v51:
==> flow/design.v (excerpt) <==
module cordic # (
    DATA_WIDTH = 12
)
(
    input clock,
    input reset,    
    output signed [DATA_WIDTH:0] sine,
    output signed [DATA_WIDTH:0] cosine
);
    localparam A = 16'h04DB;  
    logic [DATA_WIDTH:0] phase;
    logic [1:0] quarter;
    logic signed [DATA_WIDTH:0] x0;
    logic signed [DATA_WIDTH:0] y0;
    assign x0 = A;
    assign y0 = '0;
    phase_controller # (
        .PHASE_WIDTH(13)
    ) phase_controller_dut (
        .clock(clock),
        .reset(reset),
        .phase(phase),
        .quadrant(quarter)
    );
    logic signed [DATA_WIDTH:0] x_out;
    logic signed [DATA_WIDTH:0] y_out;
    logic [1:0] quarter_out;
    cordic_chain # (
        .DATA_WIDTH(12),
        .ANGLE_WIDTH(16),
        .ITERATIONS(16)
    ) cordic_chain_dut (
        .clock(clock),
        .reset(reset),
        .quarter_in(quarter),
        .x_in(x0),
        .y_in(y0),
        .angle_in(phase),        
        .x_out(x_out),
        .y_out(y_out),
        .quarter_out(quarter_out)        
    );
    quarter_selector # (
        .DATA_WIDTH(12)
  ...
Size in the first run: ~4800 cells after synthesis, roughly 690 flip-flops, ~28 I/O pins.
clock: 2.06 ns
lec_check: 0
abc_area: 1
cap_margin: 15
cell_pad_in_sites_global_placement: 0
core_margin: 2
core_utilization: 70
cts_cluster_diameter: 396
gpl_routability_driven: 1
gpl_timing_driven: 1
hold_slack_margin: -0.07
max_routing_layer: met4
min_routing_layer: met1
setup_slack_margin: -0.14
slew_margin: 20
run.sh (not shown) runs the stock make flow with config.mk's settings and CLKGATE_MAP_FILE=.
From the logs: v51 reached the end of the flow and failed the layout checks with negative setup slack.
> inputs changed (v51 -> v8)
Settings: CTS_CLUSTER_DIAMETER no longer set, was 396; SETUP_SLACK_MARGIN now 0.32, was -0.14; CTS_CLUSTER_SIZE now 20, previously not set; ABC_AREA now 0, was 1; the clock period (ns, I/O delays scaled along) now 2.55, was 2.06.
Notes after the runs:
- As the logs show, v8 stopped at 5_1_grt after a tool error, so it never reached the end of the flow.
- Relative to v51, half-perimeter wire length after detailed placement has gone down in v8.
- Between v8 and v51, the row count is lower for v8.
- [compare] base=v51 new=v8: yosys stat chip area down 680 µm², area fraction in compound gates picked up an extra 4.6 points, area fraction in full adders, half adders and majority gates saw an increase, total die area went down, register bit total from synthesis was more or less identical.
- Area share of and/or/nand/nor cells after synthesis: v8 < v51
- Going from v51 to v8, synthesized area now sits lower; register area share after synthesis saw an increase.
diff inputs: v8 => v33
Settings: ABC_AREA: 0 -> 1; CTS_CLUSTER_SIZE: 20 -> unset.
==> comparison <==
- v33 went all the way through synthesis, placement and routing and the layout is clean on timing, DRC and antenna.
- Re number of rows created at floorplan: v33 is 1 up on v8.
- Going from v8 to v33, area reported by Yosys stat grows by about 1.7%.
- v33 vs v8 — number of buffers added for setup after CTS dropped 97.
- Going from v8 to v33, sequential fraction of the synthesis area shrank by 0.60 points, placed standard-cell area went down, die size went up 1.7%.
Setup changes, v33 to v43
Settings: changing ABC_AREA from 1 to 0; setting CTS_CLUSTER_SIZE to 21 for the first time.
==> comparison <==
v43: it failed during 5_1_grt, and the tool reported ODB-0269.
Taking v33 as the reference, in v43 yosys synthesis chip area went down; gate count of the mapped netlist went down.
Diff v33 -> v43 | fraction of the mapped netlist area in simple logic gates | decrease of 4.3 points
Compare v43 and v33 | post-placement cell area lower: v33
Against v33, v43 reports a distinct cell type count after synthesis that is higher.
Die span in x shrinks slightly when moving from v33 to v43.
From v33 to v43 the numbers moved as follows: sequential share of the synthesized area has increased; number of standard cells reported by yosys went down 654; xor/xnor cell area share of the yosys netlist now larger.
[compare] base=v33 new=v43: setup fix buffers added after clock tree synthesis has increased; number of buffers inserted during clock tree synthesis saw a decrease.
#### Input delta (v22 over v43)
Settings: clearing CTS_CLUSTER_SIZE, which used to be 21; swapping 0.32 for 0.76 in SETUP_SLACK_MARGIN.
==> results <==
v22 finished all stages; layout check result: FAIL, due to max-capacitance violations, max-slew violations, negative setup slack. v22 and v43 ended up with roughly the same number of placed I/O pins. [compare] base=v43 new=v22: number of gates resized after cts moved down, placer congestion estimate saw an increase, final HPWL from detailed placement grew by 230 µm, number of placed instances, taps included held. Post-CTS repair timing setup buffer count is higher on v22. v22 against v43: number of buffers created by CTS climbed 1; worst slack at placement barely changed.
Inputs modified between v22 and v2:
Settings: a deleted CELL_PAD_IN_SITES_GLOBAL_PLACEMENT that had been 0; an added PLACE_DENSITY of 0.6; an added CTS_CLUSTER_SIZE of 21; a deleted ABC_AREA that had been 0; a deleted GPL_ROUTABILITY_DRIVEN that had been 1; a deleted MAX_ROUTING_LAYER that had been met4; a change of CAP_MARGIN from 15 to 20; a deleted MIN_ROUTING_LAYER that had been met1; a deleted SETUP_SLACK_MARGIN that had been 0.76; a deleted HOLD_SLACK_MARGIN that had been -0.07; a deleted GPL_TIMING_DRIVEN that had been 1; a change of the clock period (ns, I/O delays scaled along) from 2.55 to 2.78.
==> results <==
No stage failed in v2, and the final checks on the layout all came back clean. In terms of adder and majority cell fraction of the synthesized area, v22 and v2 differ only marginally. Synthesis-to-layout area growth: v2 < v22. Clock skew improves in v2 relative to v22. v2 reports a lower tally of non-filler cells in the final layout than v22 does. Compared with v22, v2 shows a non-clock buffer count that is 58% lower. A end of the critical path of cordic_chain_dut.genblk1[8].rotator_dut.X[12] is what v2 shows, while cordic_chain_dut.genblk1[9].rotator_dut.X[10] belongs to v22. In the metrics for v2 and v22, the one carrying the lower worst endpoint data arrival time is v2. Re length in cells of the worst reg-to-reg path: v2 is 1 up on v22.

---

Starting RTL as in the previous note.
Settings: LEC_CHECK=0, CAP_MARGIN=20, CORE_MARGIN=2, CORE_UTILIZATION=70, CTS_CLUSTER_DIAMETER=383, CTS_CLUSTER_SIZE=21, HOLD_SLACK_MARGIN=0.3, PLACE_DENSITY=0.6, SETUP_SLACK_MARGIN=0.39, SLEW_MARGIN=20; clock period 2.78 ns.
The baseline reached the layout checks and failed them: setup timing.
Edit:
CORE_UTILIZATION = 72   (was 70)
CTS_CLUSTER_DIAMETER = 372   (was 383)
HOLD_SLACK_MARGIN = default   (was 0.3)
SETUP_SLACK_MARGIN = default   (was 0.39)
clock period = 2.35 ns   (was 2.78 ns; I/O delays follow)
Effect: The new run finished but failed the layout checks on setup timing. Sequential share of layout area is lower by 1.9 points. Worst setup slack degrades by 520 ps. Worst hold slack degrades by 7.4 ps. Utilization is higher by 7.6 points. Synthesized cell count is unchanged. Wire length is higher by 32%. Final area is higher by 6.1%. Die area is lower by 2.7%. Sequential cell count is unchanged.
